== v10 ==
==> flow/design.v (excerpt) <==
module sorting_system(
    input wire clk,              
    input wire rst_n,            
    input wire btn_manual_1,     
    input wire btn_manual_2,     
    input wire sensor_out,
    output wire s0, s1,
    output wire s2, s3,
    output wire led_r, led_g, led_b,
    input wire ir_sensor,        
    output wire servo_pwm_1,     
    output wire servo_pwm_2,     
    output wire led_ir_status    
);
    wire [1:0] detected_color;  
    tcs3200_core_v3 #(
        .SAMPLE_TIME(2500)
    ) color_sensor_inst (
        .clk(clk), .rst_n(rst_n),
        .sensor_out(sensor_out),
        .s0(s0), .s1(s1), .s2(s2), .s3(s3),
        .color_id(detected_color),
        .led_r(led_r), .led_g(led_g), .led_b(led_b)
    );
    reg ir_s1, ir_s2;
    wire ir_edge;
    always @(posedge clk) begin
        if (rst_n) begin
            ir_s1 <= 1'b1;
            ir_s2 <= 1'b1;
        end else begin
            ir_s1 <= ir_sensor;
            ir_s2 <= ir_s1;
        end
    end
    assign ir_edge = (ir_s2 == 1'b1 && ir_s1 == 1'b0);
    assign led_ir_status = ~ir_s2;  
    reg trig_1, trig_2;
    always @(posedge clk) begin
        if (rst_n) begin
            trig_1 <= 0;
            trig_2 <= 0;
        end else begin
            trig_1 <= 0;
            trig_2 <= 0;
            if (ir_edge) begin
                if (detected_color == 2'd1) trig_1 <= 1;
  ...
Size: ~2600 cells after synthesis, roughly 380 flip-flops, about 21000 µm² of cells after synthesis.
==> flow/config.mk <==
export PLATFORM = sky130hd
export DESIGN_NAME = sorting_system
export DESIGN_NICKNAME = sorting_system
export VERILOG_FILES = /design/flow/design.v
export SDC_FILE = /design/flow/constraint.sdc
export NUM_CORES = 4
export LEC_CHECK = 0
export CAP_MARGIN = 30
export CELL_PAD_IN_SITES_DETAIL_PLACEMENT = 1
export CELL_PAD_IN_SITES_GLOBAL_PLACEMENT = 0
export CORE_MARGIN = 2
export CORE_UTILIZATION = 67
export CTS_CLUSTER_SIZE = 45
export MAX_ROUTING_LAYER = met5
export PLACE_DENSITY_LB_ADDON = 0.11
export SETUP_SLACK_MARGIN = -0.17
export SLEW_MARGIN = 20
export TNS_END_PERCENT = 30
==> flow/constraint.sdc <==
create_clock -name core_clock -period 7.71 [get_ports {clk}]
set_input_delay 1.5420 -clock core_clock [delete_from_list [all_inputs] [get_ports {clk}]]
set_output_delay 1.5420 -clock core_clock [all_outputs]
set_load 0.01 [all_outputs]
run.sh (not shown) runs the stock make flow with config.mk's settings and CLKGATE_MAP_FILE=.
The flow ended early for v10: it failed with a tool error in 4_1_cts.
Here is what was changed in the inputs of v11 compared with v10.
==> flow/config.mk <==
export PLATFORM = sky130hd
export DESIGN_NAME = sorting_system
export DESIGN_NICKNAME = sorting_system
export VERILOG_FILES = /design/flow/design.v
export SDC_FILE = /design/flow/constraint.sdc
export NUM_CORES = 4
export LEC_CHECK = 0
export CAP_MARGIN = 20
export CORE_MARGIN = 2
export CORE_UTILIZATION = 71
export SLEW_MARGIN = 20
==> flow/constraint.sdc <==
create_clock -name core_clock -period 4.33 [get_ports {clk}]
set_input_delay 0.8660 -clock core_clock [delete_from_list [all_inputs] [get_ports {clk}]]
set_output_delay 0.8660 -clock core_clock [all_outputs]
set_load 0.01 [all_outputs]
--- outcome ---
v11 reached the end of the flow, and the finished layout is clean on the timing, DRC and antenna checks.
Comparing v10 with v11, the post-synthesis cell area came out essentially unchanged.
Going from v10 to v11, chip height fell by about 2.8%, placer congestion estimate rose by 0.0075, HPWL after detailed placement fell by about 34%, effective utilization at floorplan rose by 4.2 points, die outline width fell by about 2.8%.
Number of instances in the synthesized netlist came out exactly the same in v11 and v10.
Diff v10 -> v11: placeable core region lost 5.8%; area reported by Yosys stat has remained practically unchanged; total placed instance area increased about 0.36%; post-synthesis average cell area ~0 delta.

---

Starting RTL as in the previous note.
==> flow/design.v (excerpt) <==
module sorting_system(
    input wire clk,              
    input wire rst_n,            
    input wire btn_manual_1,     
    input wire btn_manual_2,     
    input wire sensor_out,
    output wire s0, s1,
    output wire s2, s3,
    output wire led_r, led_g, led_b,
    input wire ir_sensor,        
    output wire servo_pwm_1,     
    output wire servo_pwm_2,     
    output wire led_ir_status    
);
Settings: LEC_CHECK=0, ABC_AREA=1, CAP_MARGIN=0, CORE_MARGIN=2, CORE_UTILIZATION=72, CTS_CLUSTER_DIAMETER=101, GPL_ROUTABILITY_DRIVEN=0, SLEW_MARGIN=20; clock period 2.63 ns.
The baseline finished but fails on negative setup slack.
Next try:
ABC_AREA = unset   (was 1)
CAP_MARGIN = 20   (was 0)
CORE_UTILIZATION = 40   (was 72)
CTS_CLUSTER_DIAMETER = unset   (was 101)
GPL_ROUTABILITY_DRIVEN = unset   (was 0)
clock period = 8.0 ns   (was 2.63 ns; I/O delays follow)
Outcome: The new run ran to the end with no violations; via count came out lower by 16%; cell area came out lower by 8.2%; hold slack degrades by 0.0071 ns; synthesized cell count came out lower by 14%; power came out lower by 70%; clock power came out lower by 65%; wire length came out lower by 12%; worst setup slack improves by 4.1 ns.
Next try:
PLACE_DENSITY_LB_ADDON = 0.12   (was unset)
TNS_END_PERCENT = 10   (was unset)
=> The changed run finished clean; clock-buffer cell count climbs by 6; sequential cell count stays the same; global-route usage goes up by 0.23 points; total power came out higher by a few percent; maximum frequency fell by a few percent; wire length came out higher slightly; die size is unchanged.
Next try:
CAP_MARGIN = 5   (was 20)
CELL_PAD_IN_SITES_GLOBAL_PLACEMENT = 2   (was unset)
CORE_ASPECT_RATIO = 1.62   (was unset)
CTS_CLUSTER_SIZE = 54   (was unset)
HOLD_SLACK_MARGIN = -0.02   (was unset)
PLACE_DENSITY_LB_ADDON = unset   (was 0.12)
TNS_END_PERCENT = unset   (was 10)
What happened:
- The new run passed the timing, DRC and antenna checks
- maximum frequency hardly moves
- register-to-register slack stays flat
- routed wire length went up by 9.4%
- die area hardly moves
- hold slack is worse by 0.013 ns
- worst setup slack degrades by 0.011 ns
- clock skew is higher by 0.0043 ns
- non-clock buffer count is unchanged
- area after synthesis does not change
- design area is lower by 0.71%

---

sorting_system again, from the RTL that the note above started with.
make LEC_CHECK=0 ABC_AREA=1 CAP_MARGIN=20 CORE_MARGIN=2 CORE_UTILIZATION=72 CTS_CLUSTER_DIAMETER=249 CTS_CLUSTER_SIZE=15 PLACE_DENSITY_LB_ADDON=0.01 SLEW_MARGIN=20 finish   # period 5.26 ns
Then changed:
Settings changed: CTS_CLUSTER_DIAMETER 249 to default, CTS_CLUSTER_SIZE 15 to 100, PLACE_DENSITY_LB_ADDON 0.01 to default, TNS_END_PERCENT from default to 5.
Clock period 5.26 ns to 2.46 ns, I/O delays scaled along.
The new run completed and failed the layout checks on negative setup slack. Setup slack gets worse by 2.5 ns. Hold slack got worse by 0.091 ns. Cell area goes up by 11%.
Then changed:
Settings changed: ABC_AREA 1 to default, CORE_UTILIZATION 72 to 53, CTS_CLUSTER_SIZE 100 to default, TNS_END_PERCENT 5 to default.
Clock period 2.46 ns to 4.43 ns, I/O delays scaled along.
Outcome: This time the run finished clean; clock power falls by well over a third; wire length went down by about a fifth; worst setup slack improves by 0.85 ns; global-route usage falls by 13 points.
Then changed:
Settings changed: CELL_PAD_IN_SITES_GLOBAL_PLACEMENT from default to 2, CORE_UTILIZATION 53 to 40, CTS_CLUSTER_SIZE from default to 54.
Clock period 4.43 ns to 8.0 ns, I/O delays scaled along.
Utilization went down by 14 points.
Area after synthesis does not change.
Global-route usage went down by 5.1 points.
Wire length went up by a little under a tenth.
Clock-buffer cell count went up by 15.
Critical path depth stays the same.
Sequential power went down by well over a third.

---

Starting RTL as in the previous note.
clock: 2.59 ns
lec_check: 0
abc_area: 1
cap_margin: 20
cell_pad_in_sites_global_placement: 0
core_aspect_ratio: 0.97
core_margin: 2
core_utilization: 72
cts_cluster_size: 90
hold_slack_margin: 0.28
max_routing_layer: met5
slew_margin: 20
tns_end_percent: 75
The baseline reached the layout checks and failed them: negative setup slack.
==> next run, changes <==
Settings changed: CTS_CLUSTER_SIZE 90 to default, HOLD_SLACK_MARGIN 0.28 to 0.26, SETUP_SLACK_MARGIN from default to -0.24.
Clock period 2.59 ns to 2.51 ns, I/O delays scaled along.
The changed run finished with negative setup slack left.
Critical path depth went down by 1.
Total power is higher by 4.7%.
Hold slack degrades by 0.069 ns.
Count of clock-buffer cells in the layout drops by 12.
Maximum frequency barely changes.
Wire length drops by 3.0%.
Core utilization rose by 0.13 points.
Final area barely changes.
Register-to-register slack is worse by 0.08 ns.
Sequential cell count stays the same.
Via count went down by 1.9%.
==> next run, changes <==
Settings changed: CORE_ASPECT_RATIO 0.97 to 0.91, CTS_CLUSTER_DIAMETER from default to 63, HOLD_SLACK_MARGIN 0.26 to 0.29, PLACE_DENSITY from default to 0.42, SETUP_SLACK_MARGIN -0.24 to -0.15.
Clock period 2.51 ns to 2.53 ns, I/O delays scaled along.
After rerunning: The changed run produced a layout that fails on negative setup slack. First-iteration DRC count increases by a quarter to a third. Design area is lower slightly. Total power fell by a few percent. Worst hold slack gets better by 0.070 ns. Routed wire length increases slightly. Register-to-register slack barely changes. Setup slack gets worse by 0.014 ns. Utilization came out lower by 0.62 points. Sequential cell count stays the same. Maximum frequency goes down slightly. Via count went up slightly.
==> next run, changes <==
Settings changed: CELL_PAD_IN_SITES_GLOBAL_PLACEMENT 0 to default, CORE_ASPECT_RATIO 0.91 to default, CTS_CLUSTER_DIAMETER 63 to default, CTS_CLUSTER_SIZE from default to 99, HOLD_SLACK_MARGIN 0.29 to default, MAX_ROUTING_LAYER met5 to default, PLACE_DENSITY 0.42 to default, SETUP_SLACK_MARGIN -0.15 to default, TNS_END_PERCENT 75 to 5.
Clock period 2.53 ns to 2.46 ns, I/O delays scaled along.
Effect: The new run finished but fails on negative setup slack. Via count hardly moves. Power increases by a few percent. Cell area increases slightly. Sequential share of layout area decreases by 0.13 points. Routed wire length decreases slightly. First-iteration DRC count decreases by about a fifth.
==> next run, changes <==
Settings changed: ABC_AREA 1 to default, CORE_UTILIZATION 72 to 40, CTS_CLUSTER_SIZE 99 to default, TNS_END_PERCENT 5 to default.
Clock period 2.46 ns to 3.22 ns, I/O delays scaled along.
The new run reached the layout checks and failed them: negative setup slack. Utilization drops by 37 points. Register-to-register slack loses 0.30 ns. Non-clock buffer count climbs by 89. Routed wire length drops by roughly a tenth. Via count drops by roughly a tenth. Clock power drops by a little under a tenth. Synthesized cell count drops by about a fifth.
Power figures rest on the tool's default switching activity, not on a simulated workload.
